Design ALU, start of the top module:
module ALU #(parameter w = 8) (
    clk, rst, CE, IN_valid, MODE, CMD, OPA, OPB, Cin,
    ERR, RES, OF, COUT, G, L, E);
Size: ~50 I/O pins, about 12000 sq um of cells after synthesis.
clock: 5.06 ns
lec_check: 0
cap_margin: 20
core_aspect_ratio: 1.45
core_margin: 2
core_utilization: 38
gpl_routability_driven: 0
gpl_timing_driven: 1
max_routing_layer: met4
slew_margin: 20
run.sh (not shown) runs the stock make flow with config.mk's settings and CLKGATE_MAP_FILE=.
The baseline finished with negative setup slack left.
==> next run, changes <==
Settings changed: CORE_ASPECT_RATIO 1.45 to default, CORE_UTILIZATION 38 to 72, CTS_CLUSTER_DIAMETER from default to 370, GPL_ROUTABILITY_DRIVEN 0 to default, GPL_TIMING_DRIVEN 1 to default, MAX_ROUTING_LAYER met4 to default.
Clock period 5.06 ns to 2.96 ns, I/O delays scaled along.
Result:
- The changed run failed in 4_1_cts, error DPL-0038
- synthesized cell count is unchanged
- synthesized area is unchanged
- die area falls by 46%
==> next run, changes <==
Settings changed: CTS_CLUSTER_DIAMETER 370 to 28, CTS_CLUSTER_SIZE from default to 47, PLACE_DENSITY_LB_ADDON from default to 0.0.
Clock period 2.96 ns to 4.77 ns, I/O delays scaled along.
=> The changed run never finished: it broke off in 5_1_grt, error GRT-0232; area after synthesis is unchanged; die area stays the same; synthesized cell count does not change.
==> next run, changes <==
Settings changed: ABC_AREA from default to 1, CTS_CLUSTER_DIAMETER 28 to 370, CTS_CLUSTER_SIZE 47 to default, PLACE_DENSITY from default to 0.42, PLACE_DENSITY_LB_ADDON 0.0 to default, SETUP_SLACK_MARGIN from default to 0.87.
Clock period 4.77 ns to 2.96 ns, I/O delays scaled along.
Effect: This time the run did not get past 4_1_cts with DPL-0033. Synthesized area increases by 4.7%. Die size increases by 4.6%. Synthesized cell count increases by 23%.

---

## job 1620
The RTL this note starts from:
==> flow/design.v <==
module ALU #(parameter w = 8) (
    clk, rst, CE, IN_valid, MODE, CMD, OPA, OPB, Cin,
    ERR, RES, OF, COUT, G, L, E);
    input clk;
    input rst;
    input CE;
    input [1:0] IN_valid;
    input MODE;
    input [3:0] CMD;
    input [w-1:0] OPA;
    input [w-1:0] OPB;
    input Cin;
    output reg ERR;
    output reg OF;
    output reg COUT;
    output reg G;
    output reg L;
    output reg E;
    output reg [2*w:0] RES;
reg [1:0] IN_valid_t;
reg [3:0] CMD_t;
reg MODE_t, Cin_t;
reg [w-1:0] OPA_t, OPB_t;
reg ERR_t, OF_t, COUT_t, G_t, L_t, E_t;
reg [2*w:0] RES_t, RES_m;
reg signed [w-1:0] sOPA, sOPB;
reg signed [2*w:0] sRES;
reg [$clog2(w)-1:0] shift_amount;
always @(posedge clk or posedge rst) begin  
    if(rst) begin
        OPA_t <= 0;
        OPB_t <= 0;
        Cin_t <= 0;
        IN_valid_t <= 0;
        MODE_t <= 0;
        CMD_t <= 0; end
     else if(CE) begin
        OPA_t <= OPA;
        OPB_t <= OPB;
        Cin_t <= Cin;
        IN_valid_t <= IN_valid;
        MODE_t <= MODE;
        CMD_t <= CMD; end   
end
always @(*) begin
    ERR_t = 0;    
    sOPA = 0;
    sOPB = 0;
    sRES = 0;
    shift_amount = 0;
    OF_t = 0;
    COUT_t = 0;
    G_t = 0;
    L_t = 0;
    E_t = 0;
    RES_t = 0;
    if(MODE_t) begin
        case(CMD_t)
            4'b0000: begin 
                        if(IN_valid_t == 2'b11) begin
                            RES_t = OPA_t + OPB_t;
                            COUT_t = RES_t[w]; end
                        else ERR_t = 1; end
            4'b0001: begin 
                        if(IN_valid_t == 2'b11) begin
                            RES_t = OPA_t - OPB_t;
                            OF_t = (OPA_t < OPB_t) ? 1 : 0; end
                        else ERR_t = 1; end
            4'b0010: begin 
                        if(IN_valid_t == 2'b11) begin
                            RES_t = OPA_t + OPB_t + Cin_t;
                            COUT_t = RES_t[w]; end
                        else ERR_t = 1; end
            4'b0011: begin 
                        if(IN_valid_t == 2'b11) begin
                            RES_t = OPA_t - OPB_t - Cin_t;
                            OF_t = (OPA_t < (OPB_t + Cin_t)); end
                        else ERR_t = 1; end
            4'b0100: begin 
                        if(IN_valid_t[0] == 1'b1) begin
                            RES_t = OPA_t + 1'b1;
                            COUT_t = RES_t[w]; end
                        else ERR_t = 1; end
            4'b0101: begin 
                        if(IN_valid_t[0] == 1'b1) begin
                            RES_t = OPA_t - 1'b1;
                            OF_t = RES_t[w]; end
                        else ERR_t = 1; end
            4'b0110: begin 
                        if(IN_valid_t[1] == 1'b1) begin
                            RES_t = OPB_t + 1'b1;
                            COUT_t = RES_t[w]; end
                        else ERR_t = 1; end
            4'b0111: begin 
                        if(IN_valid_t[1] == 1'b1) begin
                            RES_t = OPB_t - 1'b1;
                            OF_t = RES_t[w]; end
                        else ERR_t = 1; end
            4'b1000: begin 
                        if(IN_valid_t == 2'b11) begin
                            E_t = (OPA_t == OPB_t) ? 1 : 0;
                            L_t = (OPA_t < OPB_t) ? 1 : 0;
                            G_t = (OPA_t > OPB_t) ? 1 : 0; end
                        else ERR_t = 1; end
            4'b1001: begin 
                        if(IN_valid_t == 2'b11) begin
                            RES_t = (OPA_t + 1) * (OPB_t + 1); end
                        else ERR_t = 1; end
            4'b1010: begin 
                        if(IN_valid_t == 2'b11) begin
                            RES_t = (OPA_t << 1) * OPB_t; end
                        else ERR_t = 1; end
            4'b1011: begin
                        if(IN_valid_t == 2'b11) begin
                            sOPA = $signed(OPA_t);
                            sOPB = $signed(OPB_t);
                            sRES = sOPA + sOPB;
                            RES_t = sRES;
                            OF_t = ((sOPA[w-1] == sOPB[w-1]) && (sRES[w-1] != sOPA[w-1]));
                            E_t = (sOPA == sOPB) ? 1 : 0;
                            L_t = (sOPA < sOPB) ? 1 : 0;
                            G_t = (sOPA > sOPB) ? 1 : 0; end
                        else ERR_t = 1; end
            4'b1100: begin
                        if(IN_valid_t == 2'b11) begin
                            sOPA = $signed(OPA_t);
                            sOPB = $signed(OPB_t);
                            sRES = sOPA - sOPB;
                            RES_t = sRES;
                            OF_t = ((sOPA[w-1] != sOPB[w-1]) && (sRES[w-1] != sOPA[w-1]));
                            E_t = (sOPA == sOPB) ? 1 : 0;
                            L_t = (sOPA < sOPB) ? 1 : 0;
                            G_t = (sOPA > sOPB) ? 1 : 0; end
                        else ERR_t = 1; end
            default: begin
                        RES_t = 0;
                        COUT_t = 1'b0;
                        OF_t = 1'b0;
                        G_t = 1'b0;
                        E_t = 1'b0;
                        L_t = 1'b0;
                        ERR_t = 1'b1; end
             endcase
             end
    else begin 
        case(CMD_t)
          4'b0000: begin
                      if(IN_valid_t == 2'b11) begin
                          RES_t = OPA_t & OPB_t; end
                      else ERR_t = 1; end
          4'b0001: begin
                      if(IN_valid_t == 2'b11) begin
                          RES_t = ~(OPA_t & OPB_t);
                          RES_t[2*w-1 : 8] = 0; end
                      else ERR_t = 1; end
          4'b0010: begin
                      if(IN_valid_t == 2'b11) begin
                          RES_t = OPA_t | OPB_t; end
                      else ERR_t = 1; end
          4'b0011: begin
                      if(IN_valid_t == 2'b11) begin
                          RES_t = ~(OPA_t | OPB_t);
                          RES_t[2*w-1 : 8] = 0; end
                      else ERR_t = 1; end
          4'b0100: begin
                      if(IN_valid_t == 2'b11) begin
                          RES_t = OPA_t ^ OPB_t; end
                      else ERR_t = 1; end
          4'b0101: begin
                      if(IN_valid_t == 2'b11) begin
                          RES_t = ~(OPA_t ^ OPB_t);
                          RES_t[2*w-1 : 8] = 0; end
                      else ERR_t = 1; end
          4'b0110: begin
                      if(IN_valid_t[0] == 1'b1) begin
                          RES_t = ~OPA_t;
                          RES_t[2*w-1 : 8] = 0; end
                      else ERR_t = 1; end
          4'b0111: begin
                      if(IN_valid_t[1] == 1'b1) begin
                          RES_t = ~OPB_t;
                          RES_t[2*w-1 : 8] = 0; end
                      else ERR_t = 1; end
          4'b1000: begin
                      if(IN_valid_t[0] == 1'b1) begin
                          RES_t = OPA_t >> 1; end
                      else ERR_t = 1; end
          4'b1001: begin
                      if(IN_valid_t[0] == 1'b1) begin
                          RES_t = OPA_t << 1; end
                      else ERR_t = 1; end
          4'b1010: begin
                      if(IN_valid_t[1] == 1'b1) begin
                          RES_t = OPB_t >> 1; end
                      else ERR_t = 1; end
          4'b1011: begin
                      if(IN_valid_t[1] == 1'b1) begin
                          RES_t = OPB_t << 1; end
                      else ERR_t = 1; end
          4'b1100: begin 
                      if(IN_valid_t == 2'b11) begin
                          if( |(OPB_t[(w-1) : ($clog2(w)+1)]))
                               ERR_t = 1;
                          else begin
                               shift_amount = OPB_t[$clog2(w)-1:0];
                               RES_t = {1'b0, ((OPA_t << shift_amount) | OPA_t >> (w - shift_amount))}; end end
                      else  ERR_t = 1; end
          4'b1101: begin 
                      if(IN_valid_t == 2'b11) begin
                          if( |(OPB_t[(w-1) : ($clog2(w)+1)]))
                               ERR_t = 1;
                          else begin
                               shift_amount = OPB_t[$clog2(w)-1:0];
                               RES_t = {1'b0, ((OPA_t >> shift_amount) | OPA_t << (w - shift_amount))}; end end
                      else  ERR_t = 1; end
          default: begin
                        RES_t = 0;
                        ERR_t = 1'b1; end
             endcase
             end
end
always @(posedge clk or posedge rst) begin
    if (rst) begin
        RES  <= 0;
        COUT <= 0;
        OF   <= 0;
        G    <= 0;
        L    <= 0;
        E    <= 0;
        ERR  <= 0;
        RES_m <= 0;
    end 
    else if (CE) begin
        if ((CMD_t == 4'b1001 || CMD_t == 4'b1010) && MODE_t == 1) begin
            RES_m <= RES_t;
            RES <= RES_m;
        end
        else
            RES <= RES_t;
            COUT <= COUT_t;
            OF   <= OF_t;
            G    <= G_t;
            L    <= L_t;
            E    <= E_t;
            ERR  <= ERR_t;
  end
end
endmodule
make LEC_CHECK=0 ABC_AREA=1 CAP_MARGIN=20 CELL_PAD_IN_SITES_DETAIL_PLACEMENT=1 CORE_MARGIN=2 CORE_UTILIZATION=40 CTS_CLUSTER_DIAMETER=278 CTS_CLUSTER_SIZE=76 GPL_ROUTABILITY_DRIVEN=0 GPL_TIMING_DRIVEN=0 MIN_ROUTING_LAYER=met1 SETUP_SLACK_MARGIN=0.4 SLEW_MARGIN=20 TNS_END_PERCENT=70 finish   # period 9.96 ns
#### Input delta (job 9628 over job 1620)
- removing GPL_ROUTABILITY_DRIVEN (formerly 0)
- removing GPL_TIMING_DRIVEN (formerly 0)
- removing TNS_END_PERCENT (formerly 70)
- removing MIN_ROUTING_LAYER (formerly met1)
- removing CTS_CLUSTER_DIAMETER (formerly 278)
- removing CTS_CLUSTER_SIZE (formerly 76)
- removing CELL_PAD_IN_SITES_DETAIL_PLACEMENT (formerly 1)
- removing SETUP_SLACK_MARGIN (formerly 0.4)
- removing ABC_AREA (formerly 1)
- changing the clock period (ns, I/O delays scaled along) from 9.96 to 5.79
==> comparison <==
- | number of antenna violations at the first check in global routing | lower: job 9628 |
- Compared to job 1620, job 9628 has total power 93% higher.
- Compared with job 1620, job 9628 ends up with a smaller final cell area.
- When job 9628 is measured against job 1620, its required time of the critical path turns out 4210 ps lower.
- Diff job 1620..job 9628 | number of primary I/O pins | unchanged
Edits applied to the flow inputs when going from job 9628 to job 5149:
- putting CTS_CLUSTER_DIAMETER at 36 where nothing was set
- swapping 40 for 69 in CORE_UTILIZATION
- putting SETUP_SLACK_MARGIN at -0.29 where nothing was set
- swapping 5.79 for 4.85 in the clock period (ns, I/O delays scaled along)
From the logs: job 5149 reached the end of the flow and failed the layout checks with negative setup slack. Diff job 9628 -> job 5149 | part of the power in the clock network | decrease of 4.2 points. Against job 9628, job 5149 comes in 18 points higher on global routing usage on met3. The lower maximum resistive drop on vdd came out of job 9628. Flop-to-flop setup slack: job 5149 vs job 9628 down 930 ps.
For job 7799, these inputs were changed with respect to job 5149:
- PLACE_DENSITY: unset -> 0.36
- CORE_ASPECT_RATIO: unset -> 0.74
- CORE_UTILIZATION: 69 -> 72
- CTS_CLUSTER_DIAMETER: 36 -> unset
- SETUP_SLACK_MARGIN: -0.29 -> unset
- CTS_CLUSTER_SIZE: unset -> 98
- the clock period (ns, I/O delays scaled along): 4.85 -> 5.81
==> comparison <==
Job 7799 ran to completion and came out clean on the timing, DRC and antenna checks. Compared to job 5149, job 7799 has die area 4.0% lower. Going from job 5149 to job 7799, final critical-path share of the clock period now smaller, number of vias per cell went down. Share of the final layout cell area in sequential cells for job 7799: 1.2 points up relative to job 5149. Job 7799 against job 5149: post-place setup slack moved up, routed via count moved down, met1 track demand over resource in global routing moved up. Final area for job 7799 is lower than for job 5149. Summary of job 7799 over job 5149: cell area after synthesis about even, share of the synthesized netlist area taken by xor and xnor gates about even, filler cell count in the final layout rose 177.

---

## rev 12
Starts from the design.v that is shown in full above.
Settings: LEC_CHECK=0, ABC_AREA=1, CAP_MARGIN=20, CORE_MARGIN=2, CORE_UTILIZATION=72, CTS_CLUSTER_DIAMETER=370, CTS_CLUSTER_SIZE=10, PLACE_DENSITY=0.42, SETUP_SLACK_MARGIN=0.87, SLEW_MARGIN=20, TNS_END_PERCENT=5; clock period 2.96 ns.
What ended rev 12 was a tool error in 5_1_grt; the run never finished.
Changes in rev 13 relative to rev 12:
Settings: a deleted TNS_END_PERCENT that had been 5; a change of CTS_CLUSTER_SIZE from 10 to 100.
Results
- Delta (rev 13 minus rev 12): post-place setup slack dropped 0.15 ns, total I/O pin count barely changed, placed wire-length estimate after detailed placement climbed 1600 um, flip-flop and latch count after synthesis barely changed, final RePlAce weighted congestion climbed 0.57%.
- Seen in the log of rev 13: DPL-0033 during 4_1_cts, after which the run never completed.
- | total cell area reported by yosys after synthesis | rev 13 vs rev 12 | ≈ equal |

---

Starts from the design.v that is shown in full above.
clock: 6.0 ns
lec_check: 0
cap_margin: 10
core_margin: 3
core_utilization: 49
cts_cluster_diameter: 357
cts_cluster_size: 12
hold_slack_margin: 0.13
max_routing_layer: met4
place_density_lb_addon: 0.01
setup_slack_margin: 1.29
slew_margin: 20
Then changed:
--- a/flow/config.mk
+++ b/flow/config.mk
@@ -7,3 +7,6 @@
 export LEC_CHECK = 0
+export ABC_AREA = 1
 export CAP_MARGIN = 10
+export CELL_PAD_IN_SITES_DETAIL_PLACEMENT = 1
+export CORE_ASPECT_RATIO = 1.09
 export CORE_MARGIN = 3
@@ -12,4 +15,6 @@
 export CTS_CLUSTER_SIZE = 12
+export GPL_TIMING_DRIVEN = 0
 export HOLD_SLACK_MARGIN = 0.13
 export MAX_ROUTING_LAYER = met4
+export MIN_ROUTING_LAYER = met2
 export PLACE_DENSITY_LB_ADDON = 0.01
==> flow/constraint.sdc (replaced) <==
create_clock -name core_clock -period 4.73 [get_ports {clk}]
set_input_delay 0.9460 -clock core_clock [delete_from_list [all_inputs] [get_ports {clk}]]
set_output_delay 0.9460 -clock core_clock [all_outputs]
set_load 0.01 [all_outputs]
Effect:
- The new run stopped in 5_1_grt
- area after synthesis climbs by a few percent
- die size is higher by a few percent
- synthesized cell count climbs by a quarter to a third
Then changed:
==> flow/config.mk (replaced) <==
export PLATFORM = sky130hd
export DESIGN_NAME = ALU
export DESIGN_NICKNAME = ALU
export VERILOG_FILES = /design/flow/design.v
export SDC_FILE = /design/flow/constraint.sdc
export NUM_CORES = 4
export LEC_CHECK = 0
export ABC_AREA = 1
export CAP_MARGIN = 20
export CELL_PAD_IN_SITES_DETAIL_PLACEMENT = 1
export CORE_MARGIN = 2
export CORE_UTILIZATION = 40
export CTS_CLUSTER_SIZE = 76
export GPL_TIMING_DRIVEN = 1
export PLACE_DENSITY = 0.81
export SETUP_SLACK_MARGIN = 0.4
export SLEW_MARGIN = 20
==> flow/constraint.sdc (replaced) <==
create_clock -name core_clock -period 7.44 [get_ports {clk}]
set_input_delay 1.4880 -clock core_clock [delete_from_list [all_inputs] [get_ports {clk}]]
set_output_delay 1.4880 -clock core_clock [all_outputs]
set_load 0.01 [all_outputs]
Outcome:
- This time the run finished clean
- die area goes up by 19%
- synthesized area is unchanged
- synthesized cell count stays the same
Then changed:
==> flow/config.mk (replaced) <==
export PLATFORM = sky130hd
export DESIGN_NAME = ALU
export DESIGN_NICKNAME = ALU
export VERILOG_FILES = /design/flow/design.v
export SDC_FILE = /design/flow/constraint.sdc
export NUM_CORES = 4
export LEC_CHECK = 0
export CAP_MARGIN = 20
export CORE_MARGIN = 2
export CORE_UTILIZATION = 8
export SLEW_MARGIN = 20
==> flow/constraint.sdc (replaced) <==
create_clock -name core_clock -period 8.14 [get_ports {clk}]
set_input_delay 1.6280 -clock core_clock [delete_from_list [all_inputs] [get_ports {clk}]]
set_output_delay 1.6280 -clock core_clock [all_outputs]
set_load 0.01 [all_outputs]
Final cell count climbs by well over a third.
Core utilization drops by 34 points.
Die area goes up to 4.7 times its value.
Power is estimated from default activity; no workload was simulated.
